--- flow/design.v ---
module comparator 
#(
  parameter DATA_WIDTH  = 16,
  parameter BINARY_TREE = 1,
  parameter NUM_INPUTS  = 16
)
(
  input  logic [NUM_INPUTS-1:0][DATA_WIDTH-1 : 0] cmp_ip,
  output logic [$clog2(NUM_INPUTS)-1 :0]  out
);
  generate if (BINARY_TREE == 0) begin
    always_comb begin
      out      = '0;
      for (int i =0; i < NUM_INPUTS; ++i) begin
        if (cmp_ip[i] > cmp_ip[out]) begin
          out      = i;
        end
      end
    end
  end else begin
    logic [$clog2(NUM_INPUTS)-1 : 0] out_stg[$clog2(NUM_INPUTS) + 1][NUM_INPUTS];
    logic [DATA_WIDTH-1 : 0]         cmp_stg[$clog2(NUM_INPUTS) + 1][NUM_INPUTS];
    always_comb begin
      for (int i = 0; i < NUM_INPUTS; i++) begin
        cmp_stg[0][i]  = cmp_ip[i];
        out_stg[0][i]  = i;
      end
      for (int i = 0;i < $clog2(NUM_INPUTS); i++) begin
        for (int j = 0;j < NUM_INPUTS; ++j) begin
          out_stg[i+1][j]    = 'X;
          cmp_stg[i+1][j]    = 'X;
        end
      end
      for (int i = 0;i < $clog2(NUM_INPUTS); i++) begin
        for (int j = 0;j < (NUM_INPUTS/2**i); j= j+2) begin
          if (cmp_stg[i][j] > cmp_stg[i][j+1]) begin
            out_stg[i+1][j/2]    = out_stg[i][j];
            cmp_stg[i+1][j/2]    = cmp_stg[i][j];
          end else begin
            out_stg[i+1][j/2]    = out_stg[i][j+1];
            cmp_stg[i+1][j/2]    = cmp_stg[i][j+1];
          end
        end
      end
      out   = out_stg[$clog2(NUM_INPUTS)][0];
    end
  end
  endgenerate
endmodule
module argmax16 (
  input  logic         clk,
  input  logic         rstn,        
  input  logic         in_valid,
  input  logic [255:0] in_data,     
  output logic         out_valid,
  output logic [3:0]   out_idx
);
  logic [255:0] data_q;
  logic         valid_q;
  logic [3:0]   idx_c;
  always_ff @(posedge clk or negedge rstn) begin
    if (!rstn) begin
      valid_q   <= 1'b0;
      out_valid <= 1'b0;
    end else begin
      valid_q   <= in_valid;
      out_valid <= valid_q;
    end
  end
  always_ff @(posedge clk) begin
    data_q  <= in_data;
    out_idx <= idx_c;
  end
  comparator #(
    .DATA_WIDTH  (16),
    .BINARY_TREE (1),
    .NUM_INPUTS  (16)
  ) u_cmp (
    .cmp_ip (data_q),
    .out    (idx_c)
  );
endmodule
--- flow/run.sh ---
#!/bin/bash
# the make line also repeats each setting of config.mk as NAME=value (left out here)
make -C /OpenROAD-flow-scripts/flow DESIGN_CONFIG=/design/flow/config.mk WORK_HOME=/design/flow/orfs CLKGATE_MAP_FILE= finish
--- flow/config.mk ---
export PLATFORM = sky130hd
export DESIGN_NAME = argmax16
export DESIGN_NICKNAME = argmax16
export VERILOG_FILES = /design/flow/design.v
export SDC_FILE = /design/flow/constraint.sdc
export NUM_CORES = 4
export LEC_CHECK = 0
export ABC_AREA = 1
export CAP_MARGIN = 20
export CORE_MARGIN = 2
export CORE_UTILIZATION = 72
export CTS_CLUSTER_SIZE = 36
export HOLD_SLACK_MARGIN = 0.3
export SETUP_SLACK_MARGIN = 0.68
export SLEW_MARGIN = 20
--- flow/constraint.sdc ---
create_clock -name core_clock -period 3.77 [get_ports {clk}]
set_input_delay 0.7540 -clock core_clock [delete_from_list [all_inputs] [get_ports {clk}]]
set_output_delay 0.7540 -clock core_clock [all_outputs]
set_load 0.01 [all_outputs]
==> results of run 1 <==
## stage by stage
step	total power [mW]	hold slack (ns)	std cells	setup WS [ns]
global placement	8.416	0.3431	3028	-1.817
floorplan	6.369	0.3312	1993	-1.337
==> run summary, run 1 <==
Mux area share: 0%
post-synthesis adder-cell area fraction: 19.92%
Synth top area share: 34.53%
floorplan core density: 74.02%
synthesized area: 0.01507 mm^2
core area: 0.02036 mm^2
die y size: 148.7 um
syn_nets: 2492
failing step: detailed placement
FF+latch count, synth: 262
Syn Inst Count: 1993
largest area contributor in the netlist: dfxtp_1
largest family of logic cells by area: simple AND/OR/NAND/NOR gates
Most used DFF post-synth: dfxtp_1
Yosys top cell by instances: nand2_1
top cells by count, synth: nand2_1 (509), nand3_1 (309), inv_1 (263)
Synth Area in Simple Gates: 31.23%
GPL Wtd Cong: 1.023
Syn. warnings: 4
outcome: aborted with a tool error
Compound-Gate Fraction of Synth Area: 5.985%
row cnt: 52
# IOs: 264
asr flop ratio synth: 0.7634%
Synth Seq Share: 34.86%
First Err: [ERROR DPL-0038] Utilization greater than 100%, impossible to legalize
die width: 148.7 um
Synth cell types: 32
# Cells Yosys: 1993
Port Buf Inserts: 263
EDFF count, synth: 0
average size of a mapped cell: 7.563 um^2
chip area: 0.02211 mm^2
Yosys chip area: 0.01507 mm^2
xor+xnor area frac: 0%
ranking of synthesized cells by area: dfxtp_1 (35%), ha_1 (20%), nand2_1 (13%), nand3_1 (10%), inv_1 (6.5%)
==> run 2, diff against run 1 <==
CORE_UTILIZATION = 68   (was 72)
CTS_CLUSTER_DIAMETER = 255   (was not set)
CTS_CLUSTER_SIZE = 99   (was 36)
HOLD_SLACK_MARGIN = not set   (was 0.3)
PLACE_DENSITY = 0.35   (was not set)
SETUP_SLACK_MARGIN = not set   (was 0.68)
TNS_END_PERCENT = 20   (was not set)
clock period = 5.88 ns   (was 3.77 ns; I/O delays follow)
==> run 2 against run 1 <==
Compared with the run above:
- the flow stops in global routing
- area after synthesis did not move
- die size is 5.7% higher
- synthesized cell count unchanged
==> run summary, run 2 <==
outcome: aborted with a tool error (unchanged)
failing step: global routing (was detailed placement)
First Err: [ERROR GRT-0232] Routing congestion too high. Check the congestion heatmap in the GUI. (was [ERROR DPL-0038] Utilization greater than 100%, impossible to legalize)
floorplan core density: 69.07% (was 74.02%)
Compound-Gate Fraction of Synth Area: 5.985% (unchanged)
Port Buf Inserts: 263 (unchanged)
ranking of synthesized cells by area: dfxtp_1 (35%), ha_1 (20%), nand2_1 (13%), nand3_1 (10%), inv_1 (6.5%) (unchanged)
GRT overflow: 1487
xor+xnor area frac: 0% (unchanged)
Yosys chip area: 0.01507 mm^2 (unchanged)
Synth Seq Share: 34.86% (unchanged)
row cnt: 54 (was 52)
post-synthesis adder-cell area fraction: 19.92% (unchanged)
core area: 0.02182 mm^2 (was 0.02036 mm^2)
syn_nets: 2492 (unchanged)
GPL Wtd Cong: 1.044 (was 1.023)
GRT Util Overall: 94.30%
Synth Area in Simple Gates: 31.23% (unchanged)
Clock Path Buffers: 3
dpl ws: -0.4051 ns
# Cells Yosys: 1993 (unchanged)
# IOs: 264 (unchanged)
FF+latch count, synth: 262 (unchanged)
die width: 152.9 um (was 148.7 um)
chip area: 0.02337 mm^2 (was 0.02211 mm^2)
Synth cell types: 32 (unchanged)
Yosys top cell by instances: nand2_1 (unchanged)
htree depth: 1
Synth top area share: 34.53% (unchanged)
CTS Buf Count: 6
average size of a mapped cell: 7.563 um^2 (unchanged)
EDFF count, synth: 0 (unchanged)
largest area contributor in the netlist: dfxtp_1 (unchanged)
Syn. warnings: 4 (unchanged)
synthesized area: 0.01507 mm^2 (unchanged)
Most used DFF post-synth: dfxtp_1 (unchanged)
top cells by count, synth: nand2_1 (509), nand3_1 (309), inv_1 (263) (unchanged)
asr flop ratio synth: 0.7634% (unchanged)
Mux area share: 0% (unchanged)
Sink Count: 262
largest family of logic cells by area: simple AND/OR/NAND/NOR gates (unchanged)
hpwl dp: 36610 um
die y size: 152.9 um (was 148.7 um)
Root Driver: clkbuf_16
Syn Inst Count: 1993 (unchanged)
-- run 2: repair_timing --
action	in CTS
gates resized	29
hold buffers	0
pin swaps	11
endpoints found under the hold margin	0
buffers inserted	9
endpoints found under the setup margin	4
-- run 2: metrics by stage --
| step | std cells | setup TNS, ns | instance area [um^2] | hold WS, ns | utilization, % |
|---|---|---|---|---|---|
| floorplan | 1993 | 0 | 15070 | 0.3312 | - |
| global placement | 2533 | -0.3342 | 18140 | 0.3423 | 83.12 |
| detailed placement | 2533 | -1.434 | 18140 | 0.3636 | 83.12 |
| CTS | 2550 | 0 | 18530 | 0.4028 | 84.93 |
-- run 2: metal layers --
metal	track usage [%]	overflow
met3	70.83	10
met4	108.5	342
met2	122.0	1126
met1	86.06	9
met5	24.84	0
==> run 3, diff against run 2 <==
ABC_AREA = not set   (was 1)
CORE_UTILIZATION = 66   (was 68)
CTS_CLUSTER_DIAMETER = 41   (was 255)
CTS_CLUSTER_SIZE = not set   (was 99)
PLACE_DENSITY = not set   (was 0.35)
SETUP_SLACK_MARGIN = 1.29   (was not set)
TNS_END_PERCENT = not set   (was 20)
clock period = 7.76 ns   (was 5.88 ns; I/O delays follow)
==> run 3 against run 2 <==
Compared with the run above:
- the run again fails in global routing
- area after synthesis shrank 8.3%
- die size down 5.4%
- synthesized cell count shrank 28%
==> run summary, run 3 <==
EDFF count, synth: 0 (unchanged)
GPL Wtd Cong: 0.9866 (was 1.044)
CTS Hold Buffers Added: 0 (unchanged)
floorplan core density: 67.89% (was 69.07%)
Synth Area in Simple Gates: 10.17% (was 31.23%)
Compound-Gate Fraction of Synth Area: 17.33% (was 5.985%)
largest area contributor in the netlist: dfxtp_1 (unchanged)
die y size: 148.7 um (was 152.9 um)
Root Driver: clkbuf_16 (unchanged)
Mux area share: 7.376% (was 0%)
Yosys top cell by instances: dfxtp_1 (was nand2_1)
FF+latch count, synth: 262 (unchanged)
syn_nets: 1933 (was 2492)
asr flop ratio synth: 0.7634% (unchanged)
top cells by count, synth: dfxtp_1 (260), ha_1 (240), a21oi_1 (154) (was nand2_1 (509), nand3_1 (309), inv_1 (263))
htree depth: 2 (was 1)
Port Buf Inserts: 263 (unchanged)
ranking of synthesized cells by area: dfxtp_1 (38%), ha_1 (22%), a21oi_1 (5.6%), inv_1 (3.8%), mux2_2 (3.3%) (was dfxtp_1 (35%), ha_1 (20%), nand2_1 (13%), nand3_1 (10%), inv_1 (6.5%))
row cnt: 52 (was 54)
die width: 148.7 um (was 152.9 um)
Synth Seq Share: 38.01% (was 34.86%)
failing step: global routing (unchanged)
Clock Path Buffers: 3 (unchanged)
Sink Count: 262 (unchanged)
post-synthesis adder-cell area fraction: 21.72% (was 19.92%)
outcome: aborted with a tool error (unchanged)
xor+xnor area frac: 0% (unchanged)
Most used DFF post-synth: dfxtp_1 (unchanged)
chip area: 0.02212 mm^2 (was 0.02337 mm^2)
Synth top area share: 37.65% (was 34.53%)
core area: 0.02036 mm^2 (was 0.02182 mm^2)
synthesized area: 0.01382 mm^2 (was 0.01507 mm^2)
largest family of logic cells by area: adder cells (was simple AND/OR/NAND/NOR gates)
# IOs: 264 (unchanged)
hpwl dp: 32830 um (was 36610 um)
Syn. warnings: 4 (unchanged)
Syn Inst Count: 1434 (was 1993)
Yosys chip area: 0.01382 mm^2 (was 0.01507 mm^2)
# Cells Yosys: 1434 (was 1993)
Synth cell types: 55 (was 32)
First Err: [ERROR DPL-0038] Utilization greater than 100%, impossible to legalize (was [ERROR GRT-0232] Routing congestion too high. Check the congestion heatmap in the GUI.)
CTS Buf Count: 34 (was 6)
average size of a mapped cell: 9.641 um^2 (was 7.563 um^2)
[run 3: through the flow]
| stage | setup WS, ns | power [mW] | std cells | utilization, % | instance area (um^2) |
|---|---|---|---|---|---|
| floorplan | 1.064 | 2.814 | 1434 | - | 14030 |
| global placement | 0.006011 | 3.318 | 1950 | 83.07 | 16920 |
| detailed placement | -0.1392 | 3.386 | 1950 | 83.08 | 16920 |
| CTS | 0.6177 | 5.450 | 2076 | 95.16 | 19380 |
[run 3: repair_timing]
item,in CTS
endpoints found under the setup margin,4
buffers inserted,57
pin swaps,78
gates resized,140
gates cloned,9
==> run 4, diff against run 3 <==
CTS_CLUSTER_DIAMETER = 103   (was 41)
HOLD_SLACK_MARGIN = -0.07   (was not set)
SETUP_SLACK_MARGIN = -0.56   (was 1.29)
SLEW_MARGIN = 40   (was 20)
TNS_END_PERCENT = 70   (was not set)
clock period = 7.03 ns   (was 7.76 ns; I/O delays follow)
==> run 4 against run 3 <==
Compared with the run above:
- die size is the same
- area after synthesis is the same
- synthesized cell count is the same
- the layout now fails its checks (setup timing)
==> run summary, run 4 <==
outcome: complete, but fails checks (was aborted with a tool error)
Failed Checks: setup timing
Period minus WS final: 7.929 ns
Syn Inst Count: 1434 (unchanged)
Synth Seq Share: 38.01% (unchanged)
clk pwr: 1.59 mW
Most used DFF post-synth: dfxtp_1 (unchanged)
Startpoint Class: register
die width: 148.7 um (unchanged)
CTS Hold Buffers Added: 0 (unchanged)
via count: 14591
Setup crit end: out_idx[0]$_DFF_P_
post-place instance area: 0.01710 mm^2 (was 0.01692 mm^2)
slowest stage delay, CP: 0.51 ns
CTS Buf Count: 27 (was 34)
Leak Pwr: 8.468 nW
Syn. warnings: 4 (unchanged)
Synth Area in Simple Gates: 10.17% (unchanged)
GPL Wtd Cong: 0.9275 (was 0.9866)
row cnt: 52 (unchanged)
final WL: 58340 um
die y size: 148.7 um (unchanged)
Sink Count: 262 (unchanged)
synthesis-to-finish area growth: 34.20%
PD cells: 307.6 mW/mm^2
Reg clk slew, reported paths: 0.07 ns
Routed Antenna Nets: 0
insertion delay to the later sink of the worst-skew pair: 0.57 ns
Worst Path Required: 7.49 ns
Crit Reg-Reg Startpoint: data_q[155]$_DFF_P_
Worst Hold End: out_valid$_DFF_PN0_
xor+xnor area frac: 0% (unchanged)
# IOs: 264 (unchanged)
R2R depth: 33
largest area contributor in the netlist: dfxtp_1 (unchanged)
final hold slack: 0.3884 ns
Worst Path Max Fanout: 17
Max Cap Viol: 0
htree depth: 1 (was 2)
Crit Path Class: register to register
chip area: 0.02212 mm^2 (unchanged)
sequential power: 1.65 mW
Mux area share: 7.376% (unchanged)
ranking of synthesized cells by area: dfxtp_1 (38%), ha_1 (22%), a21oi_1 (5.6%), inv_1 (3.8%), mux2_2 (3.3%) (unchanged)
Stages on worst setup path: 33
Pint: 3.596 mW
max-slew violations: 0
Main power group: combinational logic
Final #Nets: 2264
core area: 0.02036 mm^2 (unchanged)
Worst VDD drop: 0.3554 mV
number of buffers and inverters on the critical path: 4
# fillers: 757
CP max-delay cell: a221o_1
hold_sp: valid_q$_DFF_PN0_
global-route wire length before repair: 74220 um
post-synthesis adder-cell area fraction: 21.72% (unchanged)
Crit Reg-Reg Endpoint: out_idx[0]$_DFF_P_
vias in the first global route: 13890
Seq pwr share: 28.9%
vias per cell: 7.097
Tool Warnings: 28
GRT overflow: 0
Slew Limit Headroom: 36.87%
# diodes: 0
Port Buf Inserts: 263 (unchanged)
hpwl dp: 32930 um (was 32830 um)
initial antenna violation count: 0
Clock Power Share: 27.8%
syn_nets: 1933 (unchanged)
Synth cell types: 55 (unchanged)
combinational power: 2.47 mW
Setup crit start: data_q[155]$_DFF_P_
average size of a mapped cell: 9.641 um^2 (unchanged)
TritonCTS clock tree: yes
Worst EP arrival: 8.39 ns
Compound-Gate Fraction of Synth Area: 17.33% (unchanged)
initial DRC count: 2136
final hold viol count: 0
cycle use final: 112.8%
Peak Freq: 126.1 MHz
largest family of logic cells by area: adder cells (unchanged)
Layout Skew: 0.02106 ns
Power Total: 5.706 mW
DRC Markers: 0
switching power: 2.111 mW
FF+latch count, synth: 262 (unchanged)
Yosys chip area: 0.01382 mm^2 (unchanged)
Worst Setup End Kind: register
Top Family by Delay on Critical Path: AND-OR/OR-AND gates
Root Driver: clkbuf_16 (unchanged)
Sw Share: 36.99%
drt wl/cell: 28.38 um
Synth top area share: 37.65% (unchanged)
final design utilization: 91.10%
EDFF count, synth: 0 (unchanged)
Setup TNS Final: -3.070 ns
Clock Path Buffers: 3 (unchanged)
Comb pwr share: 43.3%
asr flop ratio synth: 0.7634% (unchanged)
Hold Crit Depth: 0
GRT Util Overall: 42.83%
final setup fails: 4
final instance area: 0.01855 mm^2
# Cells Yosys: 1434 (unchanged)
HP Class: register to register
Worst R2R Setup Slack: -0.90 ns
final worst slack: -0.8991 ns
Worst-Margin Slew: 0.9370 ns
Yosys top cell by instances: dfxtp_1 (unchanged)
DRT Pass-1 Iters: 9
top cells by count, synth: dfxtp_1 (260), ha_1 (240), a21oi_1 (154) (unchanged)
floorplan core density: 67.89% (unchanged)
largest net degree at the start of global routing: 35
synthesized area: 0.01382 mm^2 (unchanged)
-- run 4: layer usage --
metal  track usage, %  part of all wire (%)
met1            51.85                    33
met2            71.44                    44
met3            9.083                    14
met4            23.43                   8.7
met5                0                     0
-- run 4: final cells by class --
type                    instances  area [um^2]  area share (%)
flip-flops and latches        262         5255           28.32
clock inverters                14        190.2           1.025
multi-input cells             990         8102           43.67
well taps                     270        337.8           1.821
inverters                     140        525.5           2.832
repair buffers                344         3363           18.13
clock buffers                  36        779.5           4.202
-- run 4: through the flow --
stage,std cells,setup slack [ns]
floorplan,1434,-0.1643
global placement,1981,-0.08957
detailed placement,1981,-0.4048
CTS,2031,-0.4731
global route,2056,-1.024
finish,2056,-0.8991
-- run 4: what timing repair did --
action                     4_1_cts  5_1_grt
gates resized                    2       57
pin swaps                        0       19
gates cloned                     0        3
setup buffers                    0       24
setup endpoints to repair        3        4
==> run 5, diff against run 4 <==
ABC_AREA = 1   (was not set)
CAP_MARGIN = 30   (was 20)
CORE_UTILIZATION = 68   (was 66)
CTS_CLUSTER_DIAMETER = 243   (was 103)
CTS_CLUSTER_SIZE = 39   (was not set)
GPL_TIMING_DRIVEN = 1   (was not set)
HOLD_SLACK_MARGIN = not set   (was -0.07)
MAX_ROUTING_LAYER = met5   (was not set)
PLACE_DENSITY_LB_ADDON = 0.25   (was not set)
SETUP_SLACK_MARGIN = not set   (was -0.56)
SLEW_MARGIN = 20   (was 40)
TNS_END_PERCENT = 55   (was 70)
clock period = 5.73 ns   (was 7.03 ns; I/O delays follow)
==> run 5 against run 4 <==
Compared with the run above:
- the run now fails in global routing
- synthesized cell count increased by 39%
- area after synthesis is 9.0% higher
- die size is 5.7% higher
==> run summary, run 5 <==
post-synthesis adder-cell area fraction: 19.92% (was 21.72%)
hpwl dp: 37510 um (was 32930 um)
chip area: 0.02337 mm^2 (was 0.02212 mm^2)
largest family of logic cells by area: simple AND/OR/NAND/NOR gates (was adder cells)
# IOs: 264 (unchanged)
die width: 152.9 um (was 148.7 um)
top cells by count, synth: nand2_1 (509), nand3_1 (309), inv_1 (263) (was dfxtp_1 (260), ha_1 (240), a21oi_1 (154))
CTS Hold Buffers Added: 0 (unchanged)
synthesized area: 0.01507 mm^2 (was 0.01382 mm^2)
failing step: global routing
htree depth: 1 (unchanged)
die y size: 152.9 um (was 148.7 um)
Syn. warnings: 4 (unchanged)
Compound-Gate Fraction of Synth Area: 5.985% (was 17.33%)
Syn Inst Count: 1993 (was 1434)
Synth top area share: 34.53% (was 37.65%)
Synth cell types: 32 (was 55)
core area: 0.02182 mm^2 (was 0.02036 mm^2)
ranking of synthesized cells by area: dfxtp_1 (35%), ha_1 (20%), nand2_1 (13%), nand3_1 (10%), inv_1 (6.5%) (was dfxtp_1 (38%), ha_1 (22%), a21oi_1 (5.6%), inv_1 (3.8%), mux2_2 (3.3%))
FF+latch count, synth: 262 (unchanged)
First Err: [ERROR DPL-0038] Utilization greater than 100%, impossible to legalize
syn_nets: 2492 (was 1933)
Yosys top cell by instances: nand2_1 (was dfxtp_1)
Yosys chip area: 0.01507 mm^2 (was 0.01382 mm^2)
xor+xnor area frac: 0% (unchanged)
Sink Count: 262 (unchanged)
EDFF count, synth: 0 (unchanged)
Synth Area in Simple Gates: 31.23% (was 10.17%)
largest area contributor in the netlist: dfxtp_1 (unchanged)
average size of a mapped cell: 7.563 um^2 (was 9.641 um^2)
Mux area share: 0% (was 7.376%)
Port Buf Inserts: 263 (unchanged)
floorplan core density: 69.07% (was 67.89%)
Synth Seq Share: 34.86% (was 38.01%)
CTS Buf Count: 10 (was 27)
Most used DFF post-synth: dfxtp_1 (unchanged)
asr flop ratio synth: 0.7634% (unchanged)
# Cells Yosys: 1993 (was 1434)
row cnt: 54 (was 52)
Root Driver: clkbuf_16 (unchanged)
Clock Path Buffers: 3 (unchanged)
GPL Wtd Cong: 1.062 (was 0.9275)
outcome: aborted with a tool error (was complete, but fails checks)
[run 5: per-stage QoR]
stage | cells | worst slack [ns] | hold WS (ns) | area, um^2
2_1_floorplan | 1993 | 0.2767 | 0.3312 | 15070
3_3_place_gp | 2557 | -0.2073 | 0.3441 | 18280
3_5_place_dp | 2557 | -0.3904 | 0.3471 | 18280
4_1_cts | 2599 | 0.0002189 | 0.3836 | 19380
[run 5: repair_timing]
action / in CTS
gates cloned: 7
pin swaps: 41
endpoints found under the setup margin: 4
gates resized: 134
buffers inserted: 23
==> run 6, diff against run 5 <==
ABC_AREA = not set   (was 1)
CAP_MARGIN = 20   (was 30)
CORE_UTILIZATION = 62   (was 68)
CTS_CLUSTER_DIAMETER = 382   (was 243)
CTS_CLUSTER_SIZE = 98   (was 39)
GPL_TIMING_DRIVEN = not set   (was 1)
MAX_ROUTING_LAYER = not set   (was met5)
PLACE_DENSITY = 0.36   (was not set)
PLACE_DENSITY_LB_ADDON = not set   (was 0.25)
SETUP_SLACK_MARGIN = -0.2   (was not set)
TNS_END_PERCENT = not set   (was 55)
clock period = 3.99 ns   (was 5.73 ns; I/O delays follow)
==> run 6 against run 5 <==
Compared with the run above:
- the flow again stops in global routing
- synthesized cell count is 28% lower
- die size up 0.58%
- area after synthesis shrank 8.3%
==> run summary, run 6 <==
outcome: aborted with a tool error (unchanged)
failing step: global routing (unchanged)
First Err: [ERROR DPL-0038] Utilization greater than 100%, impossible to legalize (unchanged)
synthesized area: 0.01382 mm^2 (was 0.01507 mm^2)
CTS Hold Buffers Added: 0 (unchanged)
row cnt: 54 (unchanged)
Syn. warnings: 4 (unchanged)
Clock Path Buffers: 3 (unchanged)
die y size: 153.3 um (was 152.9 um)
CTS Buf Count: 6 (was 10)
Sink Count: 262 (unchanged)
top cells by count, synth: dfxtp_1 (260), ha_1 (240), a21oi_1 (154) (was nand2_1 (509), nand3_1 (309), inv_1 (263))
FF+latch count, synth: 262 (unchanged)
htree depth: 1 (unchanged)
Synth cell types: 55 (was 32)
die width: 153.3 um (was 152.9 um)
placed instance count: 2290 (was 2557)
# Cells Yosys: 1434 (was 1993)
average size of a mapped cell: 9.641 um^2 (was 7.563 um^2)
largest family of logic cells by area: adder cells (was simple AND/OR/NAND/NOR gates)
GPL Wtd Cong: 1.013 (was 1.062)
floorplan core density: 63.35% (was 69.07%)
chip area: 0.02351 mm^2 (was 0.02337 mm^2)
syn_nets: 1933 (was 2492)
Synth Seq Share: 38.01% (was 34.86%)
Compound-Gate Fraction of Synth Area: 17.33% (was 5.985%)
Most used DFF post-synth: dfxtp_1 (unchanged)
xor+xnor area frac: 0% (unchanged)
Mux area share: 7.376% (was 0%)
post-place instance area: 0.01944 mm^2 (was 0.01828 mm^2)
Yosys top cell by instances: dfxtp_1 (was nand2_1)
Root Driver: clkbuf_16 (unchanged)
Synth Area in Simple Gates: 10.17% (was 31.23%)
ranking of synthesized cells by area: dfxtp_1 (38%), ha_1 (22%), a21oi_1 (5.6%), inv_1 (3.8%), mux2_2 (3.3%) (was dfxtp_1 (35%), ha_1 (20%), nand2_1 (13%), nand3_1 (10%), inv_1 (6.5%))
Yosys chip area: 0.01382 mm^2 (was 0.01507 mm^2)
largest area contributor in the netlist: dfxtp_1 (unchanged)
asr flop ratio synth: 0.7634% (unchanged)
hpwl dp: 39720 um (was 37510 um)
Syn Inst Count: 1434 (was 1993)
dpl ws: -3.563 ns (was -0.3904 ns)
# IOs: 264 (unchanged)
EDFF count, synth: 0 (unchanged)
Port Buf Inserts: 263 (unchanged)
Synth top area share: 37.65% (was 34.53%)
post-synthesis adder-cell area fraction: 21.72% (was 19.92%)
core area: 0.02182 mm^2 (unchanged)
[run 6: repair_timing]
action	4_1_cts
buffers inserted	41
gates resized	200
endpoints found under the setup margin	4
cloned	7
pin swaps	95
[run 6: through the flow]
step,total power [mW],hold slack (ns),util [%]
2_1_floorplan,5.473,0.3312,-
3_3_place_gp,7.112,0.3424,89.10
3_5_place_dp,7.371,0.3530,89.10
4_1_cts,9.262,0.3453,96.56
==> run 7, diff against run 6 <==
CORE_UTILIZATION = 57   (was 62)
CTS_CLUSTER_DIAMETER = 28   (was 382)
CTS_CLUSTER_SIZE = 100   (was 98)
PLACE_DENSITY = not set   (was 0.36)
SETUP_SLACK_MARGIN = 1.29   (was -0.2)
TNS_END_PERCENT = 5   (was not set)
clock period = 4.53 ns   (was 3.99 ns; I/O delays follow)
==> run 7 against run 6 <==
Compared with the run above:
- the run again fails in global routing
- area after synthesis unchanged
- die size up 8.5%
- synthesized cell count unchanged
==> run summary, run 7 <==
hpwl dp: 36380 um (was 39720 um)
EDFF count, synth: 0 (unchanged)
Most used DFF post-synth: dfxtp_1 (unchanged)
xor+xnor area frac: 0% (unchanged)
Synth cell types: 55 (unchanged)
syn_nets: 1933 (unchanged)
largest family of logic cells by area: adder cells (unchanged)
Yosys chip area: 0.01382 mm^2 (unchanged)
core area: 0.02361 mm^2 (was 0.02182 mm^2)
row cnt: 56 (was 54)
Root Driver: clkbuf_16 (unchanged)
# IOs: 264 (unchanged)
Synth Seq Share: 38.01% (unchanged)
Synth Area in Simple Gates: 10.17% (unchanged)
Port Buf Inserts: 263 (unchanged)
die y size: 159.7 um (was 153.3 um)
htree depth: 2 (was 1)
Yosys top cell by instances: dfxtp_1 (unchanged)
chip area: 0.02552 mm^2 (was 0.02351 mm^2)
Syn Inst Count: 1434 (unchanged)
outcome: aborted with a tool error (unchanged)
top cells by count, synth: dfxtp_1 (260), ha_1 (240), a21oi_1 (154) (unchanged)
post-synthesis adder-cell area fraction: 21.72% (unchanged)
Synth top area share: 37.65% (unchanged)
die width: 159.7 um (was 153.3 um)
CTS Buf Count: 53 (was 6)
Mux area share: 7.376% (unchanged)
average size of a mapped cell: 9.641 um^2 (unchanged)
GRT overflow: 61
Syn. warnings: 4 (unchanged)
# Cells Yosys: 1434 (unchanged)
GRT Util Overall: 72.53%
First Err: [ERROR GRT-0116] Global routing finished with congestion. Check the congestion regions in the DRC Viewer. (was [ERROR DPL-0038] Utilization greater than 100%, impossible to legalize)
Compound-Gate Fraction of Synth Area: 17.33% (unchanged)
GPL Wtd Cong: 0.9610 (was 1.013)
floorplan core density: 58.55% (was 63.35%)
ranking of synthesized cells by area: dfxtp_1 (38%), ha_1 (22%), a21oi_1 (5.6%), inv_1 (3.8%), mux2_2 (3.3%) (unchanged)
failing step: global routing (unchanged)
FF+latch count, synth: 262 (unchanged)
asr flop ratio synth: 0.7634% (unchanged)
CTS Hold Buffers Added: 0 (unchanged)
Sink Count: 262 (unchanged)
largest area contributor in the netlist: dfxtp_1 (unchanged)
Clock Path Buffers: 3 (unchanged)
synthesized area: 0.01382 mm^2 (unchanged)
==> run 7: layer usage <==
| metal | GRT usage [%] | GRT overflow |
|---|---|---|
| met4 | 74.50 | 26 |
| met2 | 91.58 | 34 |
| met1 | 69.88 | 1 |
| met3 | 57.87 | 0 |
| met5 | 17.61 | 0 |
==> run 7: timing repair <==
action                                  in CTS
resized                                    161
gates cloned                                 5
pin swaps                                   88
endpoints found under the setup margin       4
setup buffers                               29
==> run 7: per-stage QoR <==
step	power [mW]	instance area, um^2	instances	worst slack (ns)
floorplan	4.818	14020	1434	-2.166
global placement	6.370	19590	2340	-2.427
detailed placement	6.512	19590	2340	-2.634
CTS	11.37	22710	2474	-2.528
==> run 8, diff against run 7 <==
CORE_UTILIZATION = 66   (was 57)
CTS_CLUSTER_DIAMETER = not set   (was 28)
CTS_CLUSTER_SIZE = 62   (was 100)
HOLD_SLACK_MARGIN = -0.08   (was not set)
SETUP_SLACK_MARGIN = 1.26   (was 1.29)
clock period = 8.49 ns   (was 4.53 ns; I/O delays follow)
==> run 8 against run 7 <==
Compared with the run above:
- the run again fails in global routing
- synthesized cell count stayed put
- die size is 13% lower
- area after synthesis stayed put
==> run summary, run 8 <==
core area: 0.02036 mm^2 (was 0.02361 mm^2)
die y size: 148.7 um (was 159.7 um)
top cells by count, synth: dfxtp_1 (260), ha_1 (240), a21oi_1 (154) (unchanged)
Clock Path Buffers: 3 (unchanged)
failing step: global routing (unchanged)
Synth cell types: 55 (unchanged)
xor+xnor area frac: 0% (unchanged)
Syn. warnings: 4 (unchanged)
GRT overflow: 19
Compound-Gate Fraction of Synth Area: 17.33% (unchanged)
Yosys chip area: 0.01382 mm^2 (unchanged)
floorplan core density: 67.89% (was 58.55%)
Synth Area in Simple Gates: 10.17% (unchanged)
largest family of logic cells by area: adder cells (unchanged)
hpwl dp: 30760 um (was 36380 um)
FF+latch count, synth: 262 (unchanged)
row cnt: 52 (was 56)
Port Buf Inserts: 263 (unchanged)
htree depth: 1 (was 2)
Most used DFF post-synth: dfxtp_1 (unchanged)
synthesized area: 0.01382 mm^2 (unchanged)
# Cells Yosys: 1434 (unchanged)
Mux area share: 7.376% (unchanged)
die width: 148.7 um (was 159.7 um)
CTS Buf Count: 25 (was 53)
Synth Seq Share: 38.01% (unchanged)
ranking of synthesized cells by area: dfxtp_1 (38%), ha_1 (22%), a21oi_1 (5.6%), inv_1 (3.8%), mux2_2 (3.3%) (unchanged)
syn_nets: 1933 (unchanged)
average size of a mapped cell: 9.641 um^2 (unchanged)
Synth top area share: 37.65% (unchanged)
# IOs: 264 (unchanged)
GRT Util Overall: 73.68%
Syn Inst Count: 1434 (unchanged)
outcome: aborted with a tool error (unchanged)
Root Driver: clkbuf_16 (unchanged)
CTS Hold Buffers Added: 0 (unchanged)
largest area contributor in the netlist: dfxtp_1 (unchanged)
GPL Wtd Cong: 0.9764 (was 0.9610)
post-synthesis adder-cell area fraction: 21.72% (unchanged)
chip area: 0.02212 mm^2 (was 0.02552 mm^2)
placed instance count: 1945 (was 2340)
Sink Count: 262 (unchanged)
First Err: [ERROR GRT-0232] Routing congestion too high. Check the congestion heatmap in the GUI. (was [ERROR GRT-0116] Global routing finished with congestion. Check the congestion regions in the DRC Viewer.)
Yosys top cell by instances: dfxtp_1 (unchanged)
EDFF count, synth: 0 (unchanged)
asr flop ratio synth: 0.7634% (unchanged)
## run 8: routing by layer
layer / global-route usage (%) / GRT overflow
met1: 70.45 / 1
met2: 92.41 / 6
met3: 59.69 / 3
met4: 75.81 / 9
met5: 21.59 / 0
## run 8: metrics by stage
| step | setup WS (ns) | area (um^2) |
|---|---|---|
| 2_1_floorplan | 1.296 | 13820 |
| 3_3_place_gp | 0.5440 | 16740 |
| 3_5_place_dp | 0.2139 | 16740 |
| 4_1_cts | 1.264 | 17970 |
## run 8: repair_timing
item / in CTS
cloned: 1
pin swaps: 16
gates resized: 49
buffers inserted: 22
endpoints found under the setup margin: 4
==> run 9, diff against run 8 <==
ABC_AREA = 1   (was not set)
CAP_MARGIN = 5   (was 20)
CORE_UTILIZATION = 72   (was 66)
CTS_CLUSTER_DIAMETER = 381   (was not set)
CTS_CLUSTER_SIZE = 72   (was 62)
HOLD_SLACK_MARGIN = 0.3   (was -0.08)
PLACE_DENSITY_LB_ADDON = 0.13   (was not set)
SETUP_SLACK_MARGIN = 0.37   (was 1.26)
clock period = 3.68 ns   (was 8.49 ns; I/O delays follow)
==> run 9 against run 8 <==
Compared with the run above:
- the run fails in detailed placement
- area after synthesis up 9.0%
- synthesized cell count grew 39%
- die size about the same
==> run summary, run 9 <==
outcome: aborted with a tool error (unchanged)
failing step: detailed placement (was global routing)
First Err: [ERROR DPL-0038] Utilization greater than 100%, impossible to legalize (was [ERROR GRT-0232] Routing congestion too high. Check the congestion heatmap in the GUI.)
syn_nets: 2492 (was 1933)
asr flop ratio synth: 0.7634% (unchanged)
chip area: 0.02211 mm^2 (was 0.02212 mm^2)
xor+xnor area frac: 0% (unchanged)
Syn Inst Count: 1993 (was 1434)
Synth Seq Share: 34.86% (was 38.01%)
largest area contributor in the netlist: dfxtp_1 (unchanged)
Yosys chip area: 0.01507 mm^2 (was 0.01382 mm^2)
synthesized area: 0.01507 mm^2 (was 0.01382 mm^2)
# Cells Yosys: 1993 (was 1434)
Compound-Gate Fraction of Synth Area: 5.985% (was 17.33%)
core area: 0.02036 mm^2 (unchanged)
post-synthesis adder-cell area fraction: 19.92% (was 21.72%)
Most used DFF post-synth: dfxtp_1 (unchanged)
die y size: 148.7 um (about the same)
largest family of logic cells by area: simple AND/OR/NAND/NOR gates (was adder cells)
floorplan core density: 74.02% (was 67.89%)
# IOs: 264 (unchanged)
Port Buf Inserts: 263 (unchanged)
FF+latch count, synth: 262 (unchanged)
ranking of synthesized cells by area: dfxtp_1 (35%), ha_1 (20%), nand2_1 (13%), nand3_1 (10%), inv_1 (6.5%) (was dfxtp_1 (38%), ha_1 (22%), a21oi_1 (5.6%), inv_1 (3.8%), mux2_2 (3.3%))
Yosys top cell by instances: nand2_1 (was dfxtp_1)
Syn. warnings: 4 (unchanged)
GPL Wtd Cong: 1.017 (was 0.9764)
Synth top area share: 34.53% (was 37.65%)
Mux area share: 0% (was 7.376%)
Synth cell types: 32 (was 55)
EDFF count, synth: 0 (unchanged)
Synth Area in Simple Gates: 31.23% (was 10.17%)
average size of a mapped cell: 7.563 um^2 (was 9.641 um^2)
row cnt: 52 (unchanged)
top cells by count, synth: nand2_1 (509), nand3_1 (309), inv_1 (263) (was dfxtp_1 (260), ha_1 (240), a21oi_1 (154))
die width: 148.7 um (about the same)
run 9: metrics by stage:
stage          TNS [ns]  setup slack, ns  cells  hold slack, ns  power [mW]
3_3_place_gp     -7.154           -1.822   3036          0.3386       8.661
2_1_floorplan    -5.481           -1.427   1993          0.3312       6.518
==> run 10, diff against run 9 <==
ABC_AREA = not set   (was 1)
CAP_MARGIN = 20   (was 5)
CORE_UTILIZATION = 68   (was 72)
CTS_CLUSTER_DIAMETER = 28   (was 381)
CTS_CLUSTER_SIZE = 37   (was 72)
HOLD_SLACK_MARGIN = not set   (was 0.3)
PLACE_DENSITY_LB_ADDON = not set   (was 0.13)
SETUP_SLACK_MARGIN = 1.29   (was 0.37)
TNS_END_PERCENT = not set   (was 5)
clock period = 8.42 ns   (was 3.68 ns; I/O delays follow)
==> run 10 against run 9 <==
Compared with the run above:
- the flow stops in clock tree synthesis
- die size decreased by 2.8%
- synthesized cell count decreased by 28%
- area after synthesis decreased by 8.3%
==> run summary, run 10 <==
Synth Seq Share: 38.01% (was 34.86%)
post-synthesis adder-cell area fraction: 21.72% (was 19.92%)
# Cells Yosys: 1434 (was 1993)
Synth Area in Simple Gates: 10.17% (was 31.23%)
xor+xnor area frac: 0% (unchanged)
# IOs: 264 (unchanged)
hpwl dp: 32180 um
GPL Wtd Cong: 0.9907 (was 1.017)
top cells by count, synth: dfxtp_1 (260), ha_1 (240), a21oi_1 (154) (was nand2_1 (509), nand3_1 (309), inv_1 (263))
FF+latch count, synth: 262 (unchanged)
dpl ws: 0.2109 ns
failing step: clock tree synthesis (was detailed placement)
Mux area share: 7.376% (was 0%)
floorplan core density: 68.76% (was 74.02%)
die width: 146.6 um (was 148.7 um)
Synth cell types: 55 (was 32)
syn_nets: 1933 (was 2492)
Yosys chip area: 0.01382 mm^2 (was 0.01507 mm^2)
ranking of synthesized cells by area: dfxtp_1 (38%), ha_1 (22%), a21oi_1 (5.6%), inv_1 (3.8%), mux2_2 (3.3%) (was dfxtp_1 (35%), ha_1 (20%), nand2_1 (13%), nand3_1 (10%), inv_1 (6.5%))
First Err: [ERROR DPL-0038] Utilization greater than 100%, impossible to legalize (unchanged)
Most used DFF post-synth: dfxtp_1 (unchanged)
Syn. warnings: 4 (unchanged)
asr flop ratio synth: 0.7634% (unchanged)
EDFF count, synth: 0 (unchanged)
die y size: 146.6 um (was 148.7 um)
placed instance count: 1953
Syn Inst Count: 1434 (was 1993)
chip area: 0.02149 mm^2 (was 0.02211 mm^2)
Compound-Gate Fraction of Synth Area: 17.33% (was 5.985%)
average size of a mapped cell: 9.641 um^2 (was 7.563 um^2)
Yosys top cell by instances: dfxtp_1 (was nand2_1)
synthesized area: 0.01382 mm^2 (was 0.01507 mm^2)
row cnt: 52 (unchanged)
largest family of logic cells by area: adder cells (was simple AND/OR/NAND/NOR gates)
core area: 0.02010 mm^2 (was 0.02036 mm^2)
outcome: aborted with a tool error (unchanged)
Port Buf Inserts: 263 (unchanged)
largest area contributor in the netlist: dfxtp_1 (unchanged)
Synth top area share: 37.65% (was 34.53%)
run 10: per-stage QoR:
| step | total power, mW | cell area (um^2) |
|---|---|---|
| global placement | 2.986 | 16810 |
| floorplan | 2.510 | 13830 |
| detailed placement | 3.064 | 16810 |
==> run 11, diff against run 10 <==
ABC_AREA = 1   (was not set)
CAP_MARGIN = 30   (was 20)
CELL_PAD_IN_SITES_DETAIL_PLACEMENT = 1   (was not set)
CELL_PAD_IN_SITES_GLOBAL_PLACEMENT = 1   (was not set)
CORE_MARGIN = 8   (was 2)
CORE_UTILIZATION = 50   (was 68)
CTS_CLUSTER_DIAMETER = 56   (was 28)
CTS_CLUSTER_SIZE = 100   (was 37)
GPL_TIMING_DRIVEN = 1   (was not set)
HOLD_SLACK_MARGIN = 0.06   (was not set)
MAX_ROUTING_LAYER = met5   (was not set)
MIN_ROUTING_LAYER = met2   (was not set)
PLACE_DENSITY_LB_ADDON = 0.07   (was not set)
SETUP_SLACK_MARGIN = not set   (was 1.29)
SLEW_MARGIN = 30   (was 20)
TNS_END_PERCENT = 90   (was not set)
clock period = 5.6 ns   (was 8.42 ns; I/O delays follow)
==> run 11 against run 10 <==
Compared with the run above:
- die size up 67%
- the flow again stops in clock tree synthesis
- area after synthesis up 9.0%
- synthesized cell count up 39%
==> run summary, run 11 <==
outcome: aborted with a tool error (unchanged)
failing step: clock tree synthesis (unchanged)
First Err: [ERROR DPL-0033] detailed placement checks failed during check placement. (was [ERROR DPL-0038] Utilization greater than 100%, impossible to legalize)
Most used DFF post-synth: dfxtp_1 (unchanged)
core area: 0.02964 mm^2 (was 0.02010 mm^2)
Syn. warnings: 4 (unchanged)
Synth top area share: 34.53% (was 37.65%)
synthesized area: 0.01507 mm^2 (was 0.01382 mm^2)
hpwl dp: 49470 um (was 32180 um)
row cnt: 63 (was 52)
# IOs: 264 (unchanged)
chip area: 0.03596 mm^2 (was 0.02149 mm^2)
post-synthesis adder-cell area fraction: 19.92% (was 21.72%)
asr flop ratio synth: 0.7634% (unchanged)
top cells by count, synth: nand2_1 (509), nand3_1 (309), inv_1 (263) (was dfxtp_1 (260), ha_1 (240), a21oi_1 (154))
Synth Area in Simple Gates: 31.23% (was 10.17%)
FF+latch count, synth: 262 (unchanged)
Yosys top cell by instances: nand2_1 (was dfxtp_1)
Compound-Gate Fraction of Synth Area: 5.985% (was 17.33%)
placed instance count: 2695 (was 1953)
Synth Seq Share: 34.86% (was 38.01%)
average size of a mapped cell: 7.563 um^2 (was 9.641 um^2)
syn_nets: 2492 (was 1933)
xor+xnor area frac: 0% (unchanged)
ranking of synthesized cells by area: dfxtp_1 (35%), ha_1 (20%), nand2_1 (13%), nand3_1 (10%), inv_1 (6.5%) (was dfxtp_1 (38%), ha_1 (22%), a21oi_1 (5.6%), inv_1 (3.8%), mux2_2 (3.3%))
post-place instance area: 0.01872 mm^2 (was 0.01681 mm^2)
Synth cell types: 32 (was 55)
Syn Inst Count: 1993 (was 1434)
largest area contributor in the netlist: dfxtp_1 (unchanged)
floorplan core density: 50.86% (was 68.76%)
die width: 189.6 um (was 146.6 um)
largest family of logic cells by area: simple AND/OR/NAND/NOR gates (was adder cells)
die y size: 189.6 um (was 146.6 um)
GPL Wtd Cong: 0.9872 (was 0.9907)
EDFF count, synth: 0 (unchanged)
Yosys chip area: 0.01507 mm^2 (was 0.01382 mm^2)
Port Buf Inserts: 263 (unchanged)
Mux area share: 0% (was 7.376%)
# Cells Yosys: 1993 (was 1434)
[run 11: metrics by stage]
stage	TNS, ns	utilization, %	worst slack [ns]
2_1_floorplan	0	-	0.1467
3_3_place_gp	-0.6683	63.15	-0.2337
3_5_place_dp	-2.259	63.15	-0.6180
==> run 12, diff against run 11 <==
CAP_MARGIN = 0   (was 30)
CELL_PAD_IN_SITES_DETAIL_PLACEMENT = not set   (was 1)
CELL_PAD_IN_SITES_GLOBAL_PLACEMENT = 3   (was 1)
CORE_ASPECT_RATIO = 0.87   (was not set)
CORE_MARGIN = 10   (was 8)
CORE_UTILIZATION = 40   (was 50)
CTS_CLUSTER_DIAMETER = not set   (was 56)
CTS_CLUSTER_SIZE = 91   (was 100)
GPL_TIMING_DRIVEN = 0   (was 1)
HOLD_SLACK_MARGIN = 0.05   (was 0.06)
MAX_ROUTING_LAYER = met4   (was met5)
MIN_ROUTING_LAYER = not set   (was met2)
PLACE_DENSITY_LB_ADDON = not set   (was 0.07)
SLEW_MARGIN = 20   (was 30)
TNS_END_PERCENT = not set   (was 90)
clock period = 7.15 ns   (was 5.6 ns; I/O delays follow)
==> run 12 against run 11 <==
Compared with the run above:
- synthesized cell count unchanged
- the flow stops in global placement
- die size up 28%
- area after synthesis unchanged
==> run summary, run 12 <==
outcome: aborted with a tool error (unchanged)
failing step: global placement (was clock tree synthesis)
First Err: [ERROR GPL-0301] Utilization 105.947 % exceeds 100%. (was [ERROR DPL-0033] detailed placement checks failed during check placement.)
Syn Inst Count: 1993 (unchanged)
syn_nets: 2492 (unchanged)
synthesized area: 0.01507 mm^2 (unchanged)
# IOs: 264 (unchanged)
Synth top area share: 34.53% (unchanged)
EDFF count, synth: 0 (unchanged)
Yosys top cell by instances: nand2_1 (unchanged)
xor+xnor area frac: 0% (unchanged)
Synth cell types: 32 (unchanged)
die y size: 201.1 um (was 189.6 um)
asr flop ratio synth: 0.7634% (unchanged)
ranking of synthesized cells by area: dfxtp_1 (35%), ha_1 (20%), nand2_1 (13%), nand3_1 (10%), inv_1 (6.5%) (unchanged)
floorplan core density: 40.38% (was 50.86%)
Compound-Gate Fraction of Synth Area: 5.985% (unchanged)
average size of a mapped cell: 7.563 um^2 (unchanged)
# Cells Yosys: 1993 (unchanged)
FF+latch count, synth: 262 (unchanged)
post-synthesis adder-cell area fraction: 19.92% (unchanged)
core area: 0.03733 mm^2 (was 0.02964 mm^2)
Syn. warnings: 4 (unchanged)
largest area contributor in the netlist: dfxtp_1 (unchanged)
Mux area share: 0% (unchanged)
die width: 228.1 um (was 189.6 um)
Synth Seq Share: 34.86% (unchanged)
Yosys chip area: 0.01507 mm^2 (unchanged)
Most used DFF post-synth: dfxtp_1 (unchanged)
row cnt: 66 (was 63)
chip area: 0.04587 mm^2 (was 0.03596 mm^2)
Synth Area in Simple Gates: 31.23% (unchanged)
top cells by count, synth: nand2_1 (509), nand3_1 (309), inv_1 (263) (unchanged)
largest family of logic cells by area: simple AND/OR/NAND/NOR gates (unchanged)
==> run 13, diff against run 12 <==
CAP_MARGIN = 30   (was 0)
CELL_PAD_IN_SITES_GLOBAL_PLACEMENT = not set   (was 3)
CORE_ASPECT_RATIO = not set   (was 0.87)
CORE_MARGIN = 2   (was 10)
CORE_UTILIZATION = 64   (was 40)
CTS_CLUSTER_DIAMETER = 243   (was not set)
CTS_CLUSTER_SIZE = 39   (was 91)
GPL_TIMING_DRIVEN = 1   (was 0)
HOLD_SLACK_MARGIN = 0.29   (was 0.05)
MAX_ROUTING_LAYER = met5   (was met4)
PLACE_DENSITY = 0.78   (was not set)
TNS_END_PERCENT = 55   (was not set)
clock period = 5.5 ns   (was 7.15 ns; I/O delays follow)
==> run 13 against run 12 <==
Compared with the run above:
- the run fails in global routing
- die size decreased by 46%
- synthesized cell count did not move
- area after synthesis did not move
==> run summary, run 13 <==
die y size: 157.5 um (was 201.1 um)
Most used DFF post-synth: dfxtp_1 (unchanged)
Yosys chip area: 0.01507 mm^2 (unchanged)
row cnt: 56 (was 66)
First Err: [ERROR GRT-0116] Global routing finished with congestion. Check the congestion regions in the DRC Viewer. (was [ERROR GPL-0301] Utilization 105.947 % exceeds 100%.)
# Cells Yosys: 1993 (unchanged)
ranking of synthesized cells by area: dfxtp_1 (35%), ha_1 (20%), nand2_1 (13%), nand3_1 (10%), inv_1 (6.5%) (unchanged)
Synth Seq Share: 34.86% (unchanged)
FF+latch count, synth: 262 (unchanged)
GRT overflow: 10
die width: 157.5 um (was 228.1 um)
GRT Util Overall: 73.95%
core area: 0.02326 mm^2 (was 0.03733 mm^2)
dpl ws: -0.5349 ns
hpwl dp: 39050 um
CTS Buf Count: 10
GPL Wtd Cong: 0.9862
asr flop ratio synth: 0.7634% (unchanged)
Synth top area share: 34.53% (unchanged)
failing step: global routing (was global placement)
outcome: aborted with a tool error (unchanged)
Port Buf Inserts: 263
post-synthesis adder-cell area fraction: 19.92% (unchanged)
# IOs: 264 (unchanged)
floorplan core density: 64.80% (was 40.38%)
average size of a mapped cell: 7.563 um^2 (unchanged)
Syn Inst Count: 1993 (unchanged)
syn_nets: 2492 (unchanged)
Syn. warnings: 4 (unchanged)
EDFF count, synth: 0 (unchanged)
xor+xnor area frac: 0% (unchanged)
chip area: 0.02480 mm^2 (was 0.04587 mm^2)
Root Driver: clkbuf_16
Compound-Gate Fraction of Synth Area: 5.985% (unchanged)
htree depth: 1
Clock Path Buffers: 3
Synth cell types: 32 (unchanged)
Synth Area in Simple Gates: 31.23% (unchanged)
post-place instance area: 0.01969 mm^2
synthesized area: 0.01507 mm^2 (unchanged)
Mux area share: 0% (unchanged)
top cells by count, synth: nand2_1 (509), nand3_1 (309), inv_1 (263) (unchanged)
largest family of logic cells by area: simple AND/OR/NAND/NOR gates (unchanged)
Yosys top cell by instances: nand2_1 (unchanged)
largest area contributor in the netlist: dfxtp_1 (unchanged)
Sink Count: 262
## run 13: stage by stage
step           util [%]  hold slack (ns)  std cells
3_3_place_gp      84.66           0.3442       2776
4_1_cts           95.69           0.3766       2851
3_5_place_dp      84.66           0.3380       2776
2_1_floorplan         -           0.3312       1993
## run 13: timing repair
item | CTS
endpoints found under the hold margin | 0
endpoints found under the setup margin | 4
gates cloned | 16
gates resized | 389
pin swaps | 110
setup buffers | 47
hold buffers | 0
## run 13: routing by layer
layer / GRT overflow / GRT usage (%)
met4: 4 / 72.94
met1: 0 / 71.35
met2: 3 / 91.39
met3: 2 / 60.68
met5: 1 / 36.02
==> run 14, diff against run 13 <==
CAP_MARGIN = 15   (was 30)
CORE_UTILIZATION = 68   (was 64)
HOLD_SLACK_MARGIN = -0.1   (was 0.29)
clock period = 5.55 ns   (was 5.5 ns; I/O delays follow)
==> run 14 against run 13 <==
Compared with the run above:
- the flow again stops in global routing
- die size shrank 5.7%
- area after synthesis is the same
- synthesized cell count unchanged
==> run summary, run 14 <==
outcome: aborted with a tool error (unchanged)
failing step: global routing (unchanged)
First Err: [ERROR GRT-0116] Global routing finished with congestion. Check the congestion regions in the DRC Viewer. (unchanged)
CTS Hold Buffers Added: 0 (unchanged)
GRT overflow: 36
EDFF count, synth: 0 (unchanged)
FF+latch count, synth: 262 (unchanged)
ranking of synthesized cells by area: dfxtp_1 (35%), ha_1 (20%), nand2_1 (13%), nand3_1 (10%), inv_1 (6.5%) (unchanged)
post-synthesis adder-cell area fraction: 19.92% (unchanged)
xor+xnor area frac: 0% (unchanged)
post-place instance area: 0.01959 mm^2 (was 0.01969 mm^2)
Yosys top cell by instances: nand2_1 (unchanged)
syn_nets: 2492 (unchanged)
top cells by count, synth: nand2_1 (509), nand3_1 (309), inv_1 (263) (unchanged)
hpwl dp: 39330 um (was 39050 um)
# IOs: 264 (unchanged)
Mux area share: 0% (unchanged)
Clock Path Buffers: 3 (unchanged)
Syn. warnings: 4 (unchanged)
synthesized area: 0.01507 mm^2 (unchanged)
floorplan core density: 69.07% (was 64.80%)
Synth Area in Simple Gates: 31.23% (unchanged)
Sink Count: 262 (unchanged)
Root Driver: clkbuf_16 (unchanged)
chip area: 0.02337 mm^2 (was 0.02480 mm^2)
Synth top area share: 34.53% (unchanged)
dpl ws: -0.7723 ns (was -0.5349 ns)
die y size: 152.9 um (was 157.5 um)
Port Buf Inserts: 263 (unchanged)
GPL Wtd Cong: 1.036 (was 0.9862)
GRT Util Overall: 72.06%
Syn Inst Count: 1993 (unchanged)
die width: 152.9 um (was 157.5 um)
Compound-Gate Fraction of Synth Area: 5.985% (unchanged)
Synth Seq Share: 34.86% (unchanged)
Synth cell types: 32 (unchanged)
average size of a mapped cell: 7.563 um^2 (unchanged)
asr flop ratio synth: 0.7634% (unchanged)
Most used DFF post-synth: dfxtp_1 (unchanged)
htree depth: 1 (unchanged)
CTS Buf Count: 10 (unchanged)
largest area contributor in the netlist: dfxtp_1 (unchanged)
# Cells Yosys: 1993 (unchanged)
core area: 0.02182 mm^2 (was 0.02326 mm^2)
Yosys chip area: 0.01507 mm^2 (unchanged)
largest family of logic cells by area: simple AND/OR/NAND/NOR gates (unchanged)
row cnt: 54 (was 56)
[run 14: timing repair]
| item | CTS |
|---|---|
| setup buffers | 23 |
| gates resized | 195 |
| gates cloned | 9 |
| endpoints found under the setup margin | 4 |
| pin swaps | 63 |
[run 14: layer usage]
metal	overflow	GRT usage, %
met1	0	67.98
met3	4	52.91
met2	11	93.66
met4	21	79.45
met5	0	14.70
[run 14: through the flow]
step	hold WS [ns]	std cells	setup TNS, ns
after floorplan	0.3312	1993	0
after global placement	0.3407	2728	-1.054
after detailed placement	0.3505	2728	-2.888
after CTS	0.3785	2772	-0.4567
==> run 15, diff against run 14 <==
ABC_AREA = 0   (was 1)
CORE_ASPECT_RATIO = 1.11   (was not set)
CORE_MARGIN = 3   (was 2)
CORE_UTILIZATION = 63   (was 68)
CTS_CLUSTER_DIAMETER = not set   (was 243)
CTS_CLUSTER_SIZE = 88   (was 39)
GPL_TIMING_DRIVEN = 0   (was 1)
HOLD_SLACK_MARGIN = not set   (was -0.1)
MIN_ROUTING_LAYER = met2   (was not set)
PLACE_DENSITY = not set   (was 0.78)
PLACE_DENSITY_LB_ADDON = 0.14   (was not set)
TNS_END_PERCENT = 65   (was 55)
clock period = 4.86 ns   (was 5.55 ns; I/O delays follow)
==> run 15 against run 14 <==
Compared with the run above:
- the run again fails in global routing
- synthesized cell count decreased by 28%
- area after synthesis down 8.3%
- die size is 1.7% higher
==> run summary, run 15 <==
outcome: aborted with a tool error (unchanged)
failing step: global routing (unchanged)
First Err: [ERROR GRT-0116] Global routing finished with congestion. Check the congestion regions in the DRC Viewer. (unchanged)
post-synthesis adder-cell area fraction: 21.72% (was 19.92%)
dpl ws: -3.460 ns (was -0.7723 ns)
xor+xnor area frac: 0% (unchanged)
die y size: 162.1 um (was 152.9 um)
Syn. warnings: 4 (unchanged)
asr flop ratio synth: 0.7634% (unchanged)
Sink Count: 262 (unchanged)
ranking of synthesized cells by area: dfxtp_1 (38%), ha_1 (22%), a21oi_1 (5.6%), inv_1 (3.8%), mux2_2 (3.3%) (was dfxtp_1 (35%), ha_1 (20%), nand2_1 (13%), nand3_1 (10%), inv_1 (6.5%))
# Cells Yosys: 1434 (was 1993)
Most used DFF post-synth: dfxtp_1 (unchanged)
GPL Wtd Cong: 0.9793 (was 1.036)
hpwl dp: 33110 um (was 39330 um)
Synth Area in Simple Gates: 10.17% (was 31.23%)
chip area: 0.02376 mm^2 (was 0.02337 mm^2)
syn_nets: 1933 (was 2492)
average size of a mapped cell: 9.641 um^2 (was 7.563 um^2)
Root Driver: clkbuf_16 (unchanged)
Mux area share: 7.376% (was 0%)
Synth cell types: 55 (was 32)
core area: 0.02137 mm^2 (was 0.02182 mm^2)
synthesized area: 0.01382 mm^2 (was 0.01507 mm^2)
GRT Util Overall: 78.07%
CTS Buf Count: 27 (was 10)
Synth top area share: 37.65% (was 34.53%)
largest family of logic cells by area: adder cells (was simple AND/OR/NAND/NOR gates)
# IOs: 264 (unchanged)
Syn Inst Count: 1434 (was 1993)
row cnt: 56 (was 54)
largest area contributor in the netlist: dfxtp_1 (unchanged)
top cells by count, synth: dfxtp_1 (260), ha_1 (240), a21oi_1 (154) (was nand2_1 (509), nand3_1 (309), inv_1 (263))
Yosys top cell by instances: dfxtp_1 (was nand2_1)
placed instance count: 1987 (was 2728)
Synth Seq Share: 38.01% (was 34.86%)
Port Buf Inserts: 263 (unchanged)
post-place instance area: 0.01702 mm^2 (was 0.01959 mm^2)
Clock Path Buffers: 3 (unchanged)
floorplan core density: 64.69% (was 69.07%)
htree depth: 1 (unchanged)
Yosys chip area: 0.01382 mm^2 (was 0.01507 mm^2)
GRT overflow: 69
die width: 146.6 um (was 152.9 um)
FF+latch count, synth: 262 (unchanged)
EDFF count, synth: 0 (unchanged)
Compound-Gate Fraction of Synth Area: 17.33% (was 5.985%)
## run 15: timing repair
action / in CTS
pin swaps: 64
gates cloned: 8
setup endpoints to repair: 4
endpoints found under the hold margin: 0
hold buffers: 0
buffers inserted: 56
gates resized: 215
## run 15: per-layer routing
| layer | GRT overflow | global-route usage [%] |
|---|---|---|
| met5 | 5 | 47.71 |
| met4 | 15 | 63.09 |
| met2 | 9 | 84.07 |
| met3 | 40 | 83.93 |
| met1 | - | - |
==> run 16, diff against run 15 <==
ABC_AREA = 1   (was 0)
CAP_MARGIN = 30   (was 15)
CELL_PAD_IN_SITES_DETAIL_PLACEMENT = 1   (was not set)
CELL_PAD_IN_SITES_GLOBAL_PLACEMENT = 1   (was not set)
CORE_ASPECT_RATIO = not set   (was 1.11)
CORE_MARGIN = 8   (was 3)
CORE_UTILIZATION = 68   (was 63)
CTS_CLUSTER_DIAMETER = 56   (was not set)
CTS_CLUSTER_SIZE = 100   (was 88)
GPL_TIMING_DRIVEN = 1   (was 0)
HOLD_SLACK_MARGIN = 0.06   (was not set)
PLACE_DENSITY = 0.67   (was not set)
PLACE_DENSITY_LB_ADDON = not set   (was 0.14)
SETUP_SLACK_MARGIN = -0.6   (was not set)
SLEW_MARGIN = 5   (was 20)
TNS_END_PERCENT = 90   (was 65)
clock period = 6.89 ns   (was 4.86 ns; I/O delays follow)
==> run 16 against run 15 <==
Compared with the run above:
- the run fails in global placement without I/O
- synthesized cell count is 39% higher
- die size is 14% higher
- area after synthesis is 9.0% higher
==> run summary, run 16 <==
outcome: aborted with a tool error (unchanged)
failing step: global placement without I/O (was global routing)
First Err: [ERROR GPL-0301] Utilization 104.395 % exceeds 100%. (was [ERROR GRT-0116] Global routing finished with congestion. Check the congestion regions in the DRC Viewer.)
xor+xnor area frac: 0% (unchanged)
post-synthesis adder-cell area fraction: 19.92% (was 21.72%)
Synth Area in Simple Gates: 31.23% (was 10.17%)
Compound-Gate Fraction of Synth Area: 5.985% (was 17.33%)
core area: 0.02182 mm^2 (was 0.02137 mm^2)
largest family of logic cells by area: simple AND/OR/NAND/NOR gates (was adder cells)
EDFF count, synth: 0 (unchanged)
Synth cell types: 32 (was 55)
Yosys top cell by instances: nand2_1 (was dfxtp_1)
largest area contributor in the netlist: dfxtp_1 (unchanged)
FF+latch count, synth: 262 (unchanged)
die width: 164.9 um (was 146.6 um)
row cnt: 54 (was 56)
top cells by count, synth: nand2_1 (509), nand3_1 (309), inv_1 (263) (was dfxtp_1 (260), ha_1 (240), a21oi_1 (154))
Syn. warnings: 4 (unchanged)
die y size: 164.9 um (was 162.1 um)
syn_nets: 2492 (was 1933)
floorplan core density: 69.07% (was 64.69%)
chip area: 0.02719 mm^2 (was 0.02376 mm^2)
Syn Inst Count: 1993 (was 1434)
synthesized area: 0.01507 mm^2 (was 0.01382 mm^2)
Mux area share: 0% (was 7.376%)
asr flop ratio synth: 0.7634% (unchanged)
average size of a mapped cell: 7.563 um^2 (was 9.641 um^2)
ranking of synthesized cells by area: dfxtp_1 (35%), ha_1 (20%), nand2_1 (13%), nand3_1 (10%), inv_1 (6.5%) (was dfxtp_1 (38%), ha_1 (22%), a21oi_1 (5.6%), inv_1 (3.8%), mux2_2 (3.3%))
Synth Seq Share: 34.86% (was 38.01%)
Most used DFF post-synth: dfxtp_1 (unchanged)
# Cells Yosys: 1993 (was 1434)
Synth top area share: 34.53% (was 37.65%)
Yosys chip area: 0.01507 mm^2 (was 0.01382 mm^2)
==> run 17, diff against run 16 <==
ABC_AREA = not set   (was 1)
CAP_MARGIN = 20   (was 30)
CELL_PAD_IN_SITES_DETAIL_PLACEMENT = not set   (was 1)
CELL_PAD_IN_SITES_GLOBAL_PLACEMENT = not set   (was 1)
CORE_MARGIN = 2   (was 8)
CORE_UTILIZATION = 62   (was 68)
CTS_CLUSTER_DIAMETER = not set   (was 56)
CTS_CLUSTER_SIZE = 98   (was 100)
GPL_TIMING_DRIVEN = not set   (was 1)
HOLD_SLACK_MARGIN = not set   (was 0.06)
MAX_ROUTING_LAYER = not set   (was met5)
MIN_ROUTING_LAYER = not set   (was met2)
PLACE_DENSITY = not set   (was 0.67)
SETUP_SLACK_MARGIN = not set   (was -0.6)
SLEW_MARGIN = 20   (was 5)
TNS_END_PERCENT = not set   (was 90)
clock period = 4.0 ns   (was 6.89 ns; I/O delays follow)
==> run 17 against run 16 <==
Compared with the run above:
- die size down 14%
- the run fails in clock tree synthesis
- area after synthesis decreased by 8.3%
- synthesized cell count is 28% lower
==> run summary, run 17 <==
ranking of synthesized cells by area: dfxtp_1 (38%), ha_1 (22%), a21oi_1 (5.6%), inv_1 (3.8%), mux2_2 (3.3%) (was dfxtp_1 (35%), ha_1 (20%), nand2_1 (13%), nand3_1 (10%), inv_1 (6.5%))
post-synthesis adder-cell area fraction: 21.72% (was 19.92%)
Yosys chip area: 0.01382 mm^2 (was 0.01507 mm^2)
# Cells Yosys: 1434 (was 1993)
synthesized area: 0.01382 mm^2 (was 0.01507 mm^2)
hpwl dp: 39490 um
Synth Area in Simple Gates: 10.17% (was 31.23%)
syn_nets: 1933 (was 2492)
failing step: clock tree synthesis (was global placement without I/O)
post-place instance area: 0.01944 mm^2
Synth Seq Share: 38.01% (was 34.86%)
die width: 153.3 um (was 164.9 um)
xor+xnor area frac: 0% (unchanged)
outcome: aborted with a tool error (unchanged)
dpl ws: -3.622 ns
First Err: [ERROR DPL-0033] detailed placement checks failed during check placement. (was [ERROR GPL-0301] Utilization 104.395 % exceeds 100%.)
Yosys top cell by instances: dfxtp_1 (was nand2_1)
Synth top area share: 37.65% (was 34.53%)
Port Buf Inserts: 263
Syn Inst Count: 1434 (was 1993)
Mux area share: 7.376% (was 0%)
GPL Wtd Cong: 1.013
EDFF count, synth: 0 (unchanged)
asr flop ratio synth: 0.7634% (unchanged)
FF+latch count, synth: 262 (unchanged)
top cells by count, synth: dfxtp_1 (260), ha_1 (240), a21oi_1 (154) (was nand2_1 (509), nand3_1 (309), inv_1 (263))
floorplan core density: 63.35% (was 69.07%)
row cnt: 54 (unchanged)
Most used DFF post-synth: dfxtp_1 (unchanged)
core area: 0.02182 mm^2 (unchanged)
Syn. warnings: 4 (unchanged)
# IOs: 264
Synth cell types: 55 (was 32)
die y size: 153.3 um (was 164.9 um)
chip area: 0.02351 mm^2 (was 0.02719 mm^2)
average size of a mapped cell: 9.641 um^2 (was 7.563 um^2)
largest area contributor in the netlist: dfxtp_1 (unchanged)
largest family of logic cells by area: adder cells (was simple AND/OR/NAND/NOR gates)
Compound-Gate Fraction of Synth Area: 17.33% (was 5.985%)
[run 17: stage by stage]
stage               cells  TNS (ns)  hold WS (ns)
floorplan            1434    -10.40        0.3312
detailed placement   2290    -14.21        0.3570
global placement     2290    -11.86        0.3424
Power figures rest on the tool's default switching activity, not on a simulated workload.
